Setup of oak:
==> flow/design.v <==
module OQ1_Stopwatch(AN, Seg, Dot, CLK, Start, RESET);  
	output [3:0] AN;
	output [6:0] Seg;
	output Dot;
	input CLK, Start, RESET;
	parameter R = 2'b00;
    parameter W = 2'b01;
    parameter C = 2'b10;	
	reg  [11:0] divider_ds;
	reg  [5:0]  divider_ms;
	reg  [6:0]  Seg_Temp;
	reg  [3:0]  D3,D2,D1,D0,D_Temp,AN_Temp;
	reg  [1:0]  state,n_state;
	reg         dp;
	wire        RTC_ds,RTC_ms;
	always @(posedge CLK or posedge RESET) begin
	  if(RESET) divider_ms <= 0;
	  else if(divider_ms==32) divider_ms <= 0;
      else divider_ms <= divider_ms + 1;
    end
    assign RTC_ms = ((divider_ms == 32)?1'b1:1'b0);
	always @(posedge CLK or posedge RESET) begin
      if(RESET) divider_ds <= 0;
      else if(divider_ds==3276) divider_ds <= 0;
      else if(state==C) divider_ds <= divider_ds + 1;
    end
    assign RTC_ds = ((divider_ds == 3276)?1'b1:1'b0);
	always@(posedge CLK or posedge RESET) begin
      if(RESET) begin
        state <= R;
        D3 <= 0;
        D2 <= 0;
        D1 <= 0;
        D0 <= 0;
      end else begin
        state <= n_state;
        if(RTC_ds) begin
          if(D0 == 9) begin
            D0 <= 0;
            if(D1 == 9) begin
              D1 <= 0;
              if(D2 == 9) begin
                D2 <= 0;
                if(D3 == 9) begin
                  D3 <= 0;                  
                end else begin
                  D3 <= D3 + 1;
                end                    
              end else begin
                D2 <= D2 + 1;
              end      
            end else begin
              D1 <= D1 + 1;
            end
          end else begin
            D0 <= D0 + 1;
          end
        end      
      end
    end
    always@(*) begin
      case (state)
        R : if(RESET) n_state = R;
            else if(Start && !RESET) n_state = C;
            else n_state = W;
        W : if(RESET) n_state = R;
            else if(Start && !RESET) n_state = C;
            else n_state = W;
        C : if(RESET) n_state = R;
            else n_state = C;        
        default : n_state = R;
      endcase
    end
    always@(posedge CLK or posedge RESET) begin
      if(RESET) begin
        D_Temp  <= 4'b0000;
        AN_Temp <= 4'b1110;
        dp      <= 1'b0;
      end else if(RTC_ms) begin
      case(AN_Temp)
        4'b0111 : begin
                    D_Temp <= D0;
                    AN_Temp <= 4'b1110;
                    dp <= 1;
                  end
        4'b1110 : begin
                    D_Temp <= D1;
                    AN_Temp <= 4'b1101;
                    dp <= 0;
                  end
        4'b1101 : begin
                    D_Temp <= D2;
                    AN_Temp <= 4'b1011;
                    dp <= 1;
                  end
        4'b1011 : begin
                    D_Temp <= D3;
                    AN_Temp <= 4'b0111;
                    dp <= 1;
                  end
      endcase
      end
    end    
    always @(*) begin
        case(D_Temp)
          0 : Seg_Temp=7'b1000000; 
          1 : Seg_Temp=7'b1111001; 
          2 : Seg_Temp=7'b0100100; 
          3 : Seg_Temp=7'b0110000; 
          4 : Seg_Temp=7'b0011001; 
          5 : Seg_Temp=7'b0010010; 
          6 : Seg_Temp=7'b0000010; 
          7 : Seg_Temp=7'b1111000; 
          8 : Seg_Temp=7'b0000000; 
          9 : Seg_Temp=7'b0011000; 
          default : Seg_Temp=7'b0111111; 
      endcase
    end
    assign Seg = Seg_Temp;
    assign AN = AN_Temp;
    assign Dot = dp;
endmodule
Settings: LEC_CHECK=0, ABC_AREA=1, CAP_MARGIN=40, CORE_MARGIN=2, CORE_UTILIZATION=72, CTS_CLUSTER_DIAMETER=95, CTS_CLUSTER_SIZE=10, GPL_TIMING_DRIVEN=0, PLACE_DENSITY_LB_ADDON=0.0, SETUP_SLACK_MARGIN=0.64, SLEW_MARGIN=20, TNS_END_PERCENT=5; clock period 2.2 ns.
run.sh (not shown) runs the stock make flow with config.mk's settings and CLKGATE_MAP_FILE=.
[inputs] pine vs oak
==> flow/config.mk <==
export PLATFORM = sky130hd
export DESIGN_NAME = OQ1_Stopwatch
export DESIGN_NICKNAME = OQ1_Stopwatch
export VERILOG_FILES = /design/flow/design.v
export SDC_FILE = /design/flow/constraint.sdc
export NUM_CORES = 4
export LEC_CHECK = 0
export CAP_MARGIN = 20
export CORE_MARGIN = 2
export CORE_UTILIZATION = 40
export SLEW_MARGIN = 20
==> flow/constraint.sdc <==
create_clock -name core_clock -period 3.94 [get_ports {CLK}]
set_input_delay 0.7880 -clock core_clock [delete_from_list [all_inputs] [get_ports {CLK}]]
set_output_delay 0.7880 -clock core_clock [all_outputs]
set_load 0.01 [all_outputs]
Findings:
Summary of pine over oak: footprint of the multi-input gates went down, cell depth of the worst setup path went up, initial detailed-routing violation count went down, smallest hold slack went down.
pine vs. oak: routed wire length went down, sequential standard cell area did not really move.
Count of cells along the worst hold path: pine vs oak down 1
Against oak, pine reports a count of placed standard cells including taps that is lower.
Comparing oak and pine, the higher number of iterations in the first detailed-routing pass was measured on pine.
Modified inputs, birch compared to pine
--- a/flow/config.mk
+++ b/flow/config.mk
@@ -10,0 +11,2 @@
+export MAX_ROUTING_LAYER = met4
+export PLACE_DENSITY_LB_ADDON = 0.16
@@ -11,0 +14 @@
+export TNS_END_PERCENT = 5
==> flow/constraint.sdc <==
create_clock -name core_clock -period 10.0 [get_ports {CLK}]
set_input_delay 2.0000 -clock core_clock [delete_from_list [all_inputs] [get_ports {CLK}]]
set_output_delay 2.0000 -clock core_clock [all_outputs]
set_load 0.01 [all_outputs]
--- outcome ---
Summary — clock buffer instance count of the final layout, birch relative to pine: lower, by 1.
birch was carried through to the last stage, and its layout satisfied the timing, DRC and antenna checks.
pine → birch: hold slack flat; power density over cell area has decreased; end-of-flow core utilization -0.26 points.
Of the two values seen for last element of the critical path, Seg[4] was produced by birch and Seg[3] by pine.
The sequential share of layout area in birch sits 0.22 points above the value recorded for pine.
On clock skew: between birch and pine, it ends up higher for birch.
Routed wire in birch totals more than in pine.
Between birch and pine, the highest cell delay on the worst timing path is higher for birch.
The wire length on met3 in pine is 0.843 times that in birch.
--- input diff birch..maple ---
--- a/flow/config.mk
+++ b/flow/config.mk
@@ -8,2 +8,6 @@
-export CAP_MARGIN = 20
-export CORE_MARGIN = 2
+export ABC_AREA = 1
+export CAP_MARGIN = 15
+export CELL_PAD_IN_SITES_DETAIL_PLACEMENT = 2
+export CELL_PAD_IN_SITES_GLOBAL_PLACEMENT = 3
+export CORE_ASPECT_RATIO = 0.8
+export CORE_MARGIN = 8
@@ -10,0 +15,3 @@
+export CTS_CLUSTER_SIZE = 97
+export GPL_TIMING_DRIVEN = 0
+export HOLD_SLACK_MARGIN = -0.01
@@ -12 +18,0 @@
-export PLACE_DENSITY_LB_ADDON = 0.16
@@ -14 +20 @@
-export TNS_END_PERCENT = 5
+export TNS_END_PERCENT = 60
==> comparison <==
In the flow results for maple and birch, the maximum vdd drop is smaller on maple. The die span in x of maple is higher than that of birch. The multi-input gate share of total cell area in maple was lower than what birch gave.
Power figures rest on the tool's default switching activity, not on a simulated workload.
